Design cpu, start of the top module:
module cpu(
    input rst_n, clk,
    input [31:0] imem_insn,
    output [31:0] imem_addr,
    output [31:0] trace_instruction, trace_rd_value,
    output [11:0] trace_imm,
    output [4:0] trace_rd, trace_rs1, trace_rs2
);
For scale: ~1300 flip-flops, roughly 160 I/O pins, about 64000 um2 of cells after synthesis.
==> flow/config.mk <==
export PLATFORM = sky130hd
export DESIGN_NAME = cpu
export DESIGN_NICKNAME = cpu
export VERILOG_FILES = /design/flow/design.v
export SDC_FILE = /design/flow/constraint.sdc
export NUM_CORES = 4
export LEC_CHECK = 0
export CAP_MARGIN = 20
export CORE_MARGIN = 2
export CORE_UTILIZATION = 50
export SLEW_MARGIN = 20
==> flow/constraint.sdc <==
create_clock -name core_clock -period 4.74 [get_ports {clk}]
set_input_delay 0.9480 -clock core_clock [delete_from_list [all_inputs] [get_ports {clk}]]
set_output_delay 0.9480 -clock core_clock [all_outputs]
set_load 0.01 [all_outputs]
run.sh (not shown) runs the stock make flow with config.mk's settings and CLKGATE_MAP_FILE=.
Next try:
--- a/flow/config.mk
+++ b/flow/config.mk
@@ -8,4 +8,13 @@
 export CAP_MARGIN = 20
-export CORE_MARGIN = 2
-export CORE_UTILIZATION = 50
-export SLEW_MARGIN = 20
+export CELL_PAD_IN_SITES_DETAIL_PLACEMENT = 1
+export CELL_PAD_IN_SITES_GLOBAL_PLACEMENT = 2
+export CORE_ASPECT_RATIO = 0.54
+export CORE_MARGIN = 6
+export CORE_UTILIZATION = 40
+export CTS_CLUSTER_DIAMETER = 330
+export GPL_TIMING_DRIVEN = 1
+export HOLD_SLACK_MARGIN = -0.02
+export MAX_ROUTING_LAYER = met4
+export PLACE_DENSITY_LB_ADDON = 0.2
+export SLEW_MARGIN = 40
+export TNS_END_PERCENT = 60
==> flow/constraint.sdc (replaced) <==
create_clock -name core_clock -period 2.8 [get_ports {clk}]
set_input_delay 0.5600 -clock core_clock [delete_from_list [all_inputs] [get_ports {clk}]]
set_output_delay 0.5600 -clock core_clock [all_outputs]
set_load 0.01 [all_outputs]
After rerunning: Now the flow produced a layout that fails on setup timing; synthesized area stays the same; total power grows by 81%; sequential cell count stays the same; count of clock-buffer cells in the layout goes down by 47.
Next try:
==> flow/config.mk (replaced) <==
export PLATFORM = sky130hd
export DESIGN_NAME = cpu
export DESIGN_NICKNAME = cpu
export VERILOG_FILES = /design/flow/design.v
export SDC_FILE = /design/flow/constraint.sdc
export NUM_CORES = 4
export LEC_CHECK = 0
export CAP_MARGIN = 15
export CELL_PAD_IN_SITES_DETAIL_PLACEMENT = 0
export CELL_PAD_IN_SITES_GLOBAL_PLACEMENT = 0
export CORE_MARGIN = 2
export CORE_UTILIZATION = 68
export CTS_CLUSTER_DIAMETER = 347
export GPL_ROUTABILITY_DRIVEN = 1
export HOLD_SLACK_MARGIN = -0.08
export MAX_ROUTING_LAYER = met4
export SLEW_MARGIN = 20
==> flow/constraint.sdc (replaced) <==
create_clock -name core_clock -period 1.87 [get_ports {clk}]
set_input_delay 0.3740 -clock core_clock [delete_from_list [all_inputs] [get_ports {clk}]]
set_output_delay 0.3740 -clock core_clock [all_outputs]
set_load 0.01 [all_outputs]
The changed run did not get past 5_1_grt with GRT-0116.
Die size falls by about 43%.
Synthesized area is unchanged.
Synthesized cell count stays the same.
Next try:
==> flow/config.mk (replaced) <==
export PLATFORM = sky130hd
export DESIGN_NAME = cpu
export DESIGN_NICKNAME = cpu
export VERILOG_FILES = /design/flow/design.v
export SDC_FILE = /design/flow/constraint.sdc
export NUM_CORES = 4
export LEC_CHECK = 0
export CAP_MARGIN = 20
export CORE_MARGIN = 2
export CORE_UTILIZATION = 61
export SETUP_SLACK_MARGIN = 0.99
export SLEW_MARGIN = 20
==> flow/constraint.sdc (replaced) <==
create_clock -name core_clock -period 3.63 [get_ports {clk}]
set_input_delay 0.7260 -clock core_clock [delete_from_list [all_inputs] [get_ports {clk}]]
set_output_delay 0.7260 -clock core_clock [all_outputs]
set_load 0.01 [all_outputs]
With this change the flow finished with timing, DRC and antenna clean.
Synthesized cell count stays the same.
Synthesized area does not change.
Die size goes up by 11%.
Power figures rest on the tool's default switching activity, not on a simulated workload.
